==> job 5131: inputs <==
==> flow/design.v <==
module maze(clk, reset, start_i, row_i, action_o, coord_o);
    input clk,reset, start_i;
    input [15:0] row_i;
    output reg [1:0] action_o;
    output reg [5:0] coord_o;
    reg [1:0] map [64-1:0];
    reg [1:0] direction [64-1:0];
    (* fsm_encoding = "none" *) reg [1:0] state;
    reg [5:0] cnt;
    reg [5:0] START, END;
    reg [7:0] i;
    always @(posedge clk or posedge reset) begin
        if(reset) begin
            state <= 2'd0;
            action_o <= 2'b00;
        end
        else begin
            case (state)
                2'd0: begin
                   state <= start_i ? 2'd1 : 2'd0;
                   action_o <= start_i ? 2'b01 : 2'b00;
                   cnt <= 1'b0;
                   coord_o <= 6'b0; 
                end
                2'd1: begin
                    if(cnt!=8) begin
                        for(i = 0; i != 8; i = i + 1) begin
                            map[cnt + (i << 3)] <= row_i >> (14 - (i << 1)); 
                        end
                    end
                    else begin
                        START <= ((row_i[15:12]) << 3) + (row_i[11:8]);
                        END <= ((row_i[7:4]) << 3) + (row_i[3:0]);
                        state <= 2'd2;
                        action_o <= 2'b10;
                    end
                    cnt <= cnt + 1;
                end
                2'd2: begin
                    for (i = 0; i != 64; i = i + 1) begin
                        if(map[i] == 2'b11) begin
                            if(i < 56) begin
                                if(map[i+8] == 2'b00) begin
                                    map[i+8] <= 2'b11;
                                    direction[i+8] <= 2'b10;
                                end
                                if(map[i+8] == 2'b10) begin
                                    direction[i+8] <= 2'b10;
                                    state <= 2'd3;
                                    action_o <= 2'b11;
                                    coord_o  <= START;
                                end
                            end
                            if(i > 7) begin
                                if(map[i-8] == 2'b00) begin
                                    map[i-8] <= 2'b11;
                                    direction[i-8] <= 2'b11;
                                end
                                if(map[i-8] == 2'b10) begin
                                    direction[i-8] <= 2'b11;
                                    state <= 2'd3;
                                    action_o <= 2'b11;
                                    coord_o  <= START;
                                end
                            end
                            if(i[2:0] != 0) begin
                                if(map[i-1] == 2'b00) begin
                                    map[i-1] <= 2'b11;
                                    direction[i-1] <= 2'b01;
                                end
                                if(map[i-1] == 2'b10) begin
                                    direction[i-1] <= 2'b01;
                                    state <= 2'd3;
                                    action_o <= 2'b11;
                                    coord_o  <= START;
                                end
                            end
                            if(i[2:0] != 7) begin
                                if(map[i+1] == 2'b00) begin
                                    map[i+1] <= 2'b11;
                                    direction[i+1] <= 2'b00;
                                end
                                if(map[i+1] == 2'b10) begin
                                    direction[i+1] <= 2'b00;
                                    state <= 2'd3;
                                    action_o <= 2'b11;
                                    coord_o  <= START;
                                end
                            end
                            map[i] <= 2'b01;
                        end
                    end
                end
                2'd3: begin
                    if(coord_o != END) begin
                        if(direction[coord_o] == 2'b00) begin
                            coord_o <= coord_o - 1;
                        end
                        else if(direction[coord_o] == 2'b01) begin
                            coord_o <= coord_o + 1;
                        end
                        else if(direction[coord_o] == 2'b10) begin
                            coord_o <= coord_o - 8;
                        end
                        else if(direction[coord_o] == 2'b11) begin
                            coord_o <= coord_o + 8;
                        end
                    end
                    else begin
                        action_o <= 2'b00;
                        state <= 2'd0;
                    end
                end
                default: begin
                end
            endcase
        end
    end
endmodule
==> flow/run.sh <==
#!/bin/bash
# the make line also repeats each setting of config.mk as NAME=value (left out here)
make -C /OpenROAD-flow-scripts/flow DESIGN_CONFIG=/design/flow/config.mk WORK_HOME=/design/flow/orfs CLKGATE_MAP_FILE= finish
==> flow/config.mk <==
export PLATFORM = sky130hd
export DESIGN_NAME = maze
export DESIGN_NICKNAME = maze
export VERILOG_FILES = /design/flow/design.v
export SDC_FILE = /design/flow/constraint.sdc
export NUM_CORES = 4
export LEC_CHECK = 0
export ABC_AREA = 1
export CAP_MARGIN = 20
export CORE_ASPECT_RATIO = 0.7
export CORE_MARGIN = 2
export CORE_UTILIZATION = 72
export CTS_CLUSTER_DIAMETER = 396
export CTS_CLUSTER_SIZE = 99
export HOLD_SLACK_MARGIN = 0.29
export PLACE_DENSITY = 0.42
export SETUP_SLACK_MARGIN = 0.3
export SLEW_MARGIN = 20
==> flow/constraint.sdc <==
create_clock -name core_clock -period 1.01 [get_ports {clk}]
set_input_delay 0.2020 -clock core_clock [delete_from_list [all_inputs] [get_ports {clk}]]
set_output_delay 0.2020 -clock core_clock [all_outputs]
set_load 0.01 [all_outputs]
==> job 9750: changes against job 5131 <==
ABC_AREA = not set   (was 1)
CORE_ASPECT_RATIO = not set   (was 0.7)
CORE_UTILIZATION = 66   (was 72)
CTS_CLUSTER_DIAMETER = not set   (was 396)
CTS_CLUSTER_SIZE = not set   (was 99)
HOLD_SLACK_MARGIN = not set   (was 0.29)
PLACE_DENSITY = not set   (was 0.42)
SETUP_SLACK_MARGIN = not set   (was 0.3)
==> flow/constraint.sdc (replaced) <==
create_clock -name core_clock -period 5.34 [get_ports {clk}]
set_input_delay 1.0680 -clock core_clock [delete_from_list [all_inputs] [get_ports {clk}]]
set_output_delay 1.0680 -clock core_clock [all_outputs]
set_load 0.01 [all_outputs]
==> results <==
quantity	job 5131	job 9750
Result of the run	stopped before the end	finished clean
Stage where the flow stopped	3_5_place_dp	-
Part of the Yosys area used for sequential elements	30.4%	30.4%
Basic-gate share of the synthesized area counting and, or, nand and nor cells	27.8%	22.3%
Portion of synthesized cell area occupied by the leading cell type	30.1%	30.1%
Summed instance area of the synthesized netlist	28000 um^2	28000 um^2
Yosys-reported design area after synthesis	28000 um^2	28000 um^2
Multiplexer area fraction after synthesis	0.0358%	6.80%
Die area	40500 um^2	44000 um^2
Area share of and-or/or-and cells after synthesis	31.2%	32.9%
Number of instances in the synthesized netlist	4446	3735
Final GP Congestion	1.37	1.12
Xor/xnor cell area share of the yosys netlist	0.188%	0.590%
Vertical extent of the die	169 um	210 um


==> run a <==
// maze: RTL as listed in full above, without the edits since
clock: 3.2 ns
lec_check: 0
cap_margin: 20
core_margin: 2
core_utilization: 61
cts_cluster_diameter: 372
cts_cluster_size: 21
max_routing_layer: met4
setup_slack_margin: 0.57
slew_margin: 20
run.sh (not shown) runs the stock make flow with config.mk's settings and CLKGATE_MAP_FILE=.
==> inputs of run b, as changes to run a <==
- CTS_CLUSTER_DIAMETER: 372 -> default
- CTS_CLUSTER_SIZE: 21 -> 35
- SETUP_SLACK_MARGIN: 0.57 -> default
==> flow/constraint.sdc (replaced) <==
create_clock -name core_clock -period 3.7 [get_ports {clk}]
set_input_delay 0.7400 -clock core_clock [delete_from_list [all_inputs] [get_ports {clk}]]
set_output_delay 0.7400 -clock core_clock [all_outputs]
set_load 0.01 [all_outputs]
==> comparison <==
Run a aborted during global routing (5_1_grt). Run b went through all stages and came out clean. In synthesized cell count, run a and run b do not differ. In area after synthesis, run b and run a do not differ. In die area, run a and run b do not differ.


==> inputs of 03-10 <==
RTL: the design.v shown in full above, as it stands there.
export LEC_CHECK = 0
export ABC_AREA = 1
export CAP_MARGIN = 20
export CORE_MARGIN = 2
export CORE_UTILIZATION = 69
export CTS_CLUSTER_DIAMETER = 29
export SETUP_SLACK_MARGIN = 0.77
export SLEW_MARGIN = 20
create_clock -name core_clock -period 2.98 [get_ports {clk}]
==> inputs of 12-07, as changes to 03-10 <==
- ABC_AREA: 1 -> default
- CORE_UTILIZATION: 69 -> 60
- CTS_CLUSTER_DIAMETER: 29 -> default
- SETUP_SLACK_MARGIN: 0.77 -> -0.27
==> flow/constraint.sdc (replaced) <==
create_clock -name core_clock -period 2.74 [get_ports {clk}]
set_input_delay 0.5480 -clock core_clock [delete_from_list [all_inputs] [get_ports {clk}]]
set_output_delay 0.5480 -clock core_clock [all_outputs]
set_load 0.01 [all_outputs]
==> inputs of 11-05, as changes to 03-10 <==
- ABC_AREA: 1 -> default
- CORE_UTILIZATION: 69 -> 40
- CTS_CLUSTER_DIAMETER: 29 -> default
- SETUP_SLACK_MARGIN: 0.77 -> default
==> flow/constraint.sdc (replaced) <==
create_clock -name core_clock -period 3.63 [get_ports {clk}]
set_input_delay 0.7260 -clock core_clock [delete_from_list [all_inputs] [get_ports {clk}]]
set_output_delay 0.7260 -clock core_clock [all_outputs]
set_load 0.01 [all_outputs]
==> summary of the runs <==
11-05 finished clean. 03-10 failed in 5_1_grt. 12-07 ran to the end with violations: setup timing. In 12-07 the clock-buffer cell count is lower than in 11-05, by 3. In synthesized area, 03-10 and 11-05 hardly differ. In flip-flop count, 11-05 and 12-07 do not differ. Of 11-05 and 12-07, 12-07 has the higher first-iteration DRC count (gap about 37%, measured against 12-07). Of 03-10 and 12-07, 03-10 has the higher synthesized cell count (gap about 20%, measured against 12-07). Against 11-05, the utilization of 12-07 is higher by 35 points. Critical path depth: 11-05 is lower than 12-07 (3). Wire length: 11-05 is smaller than 12-07 (11%). Die area: 11-05 > 12-07 > 03-10.
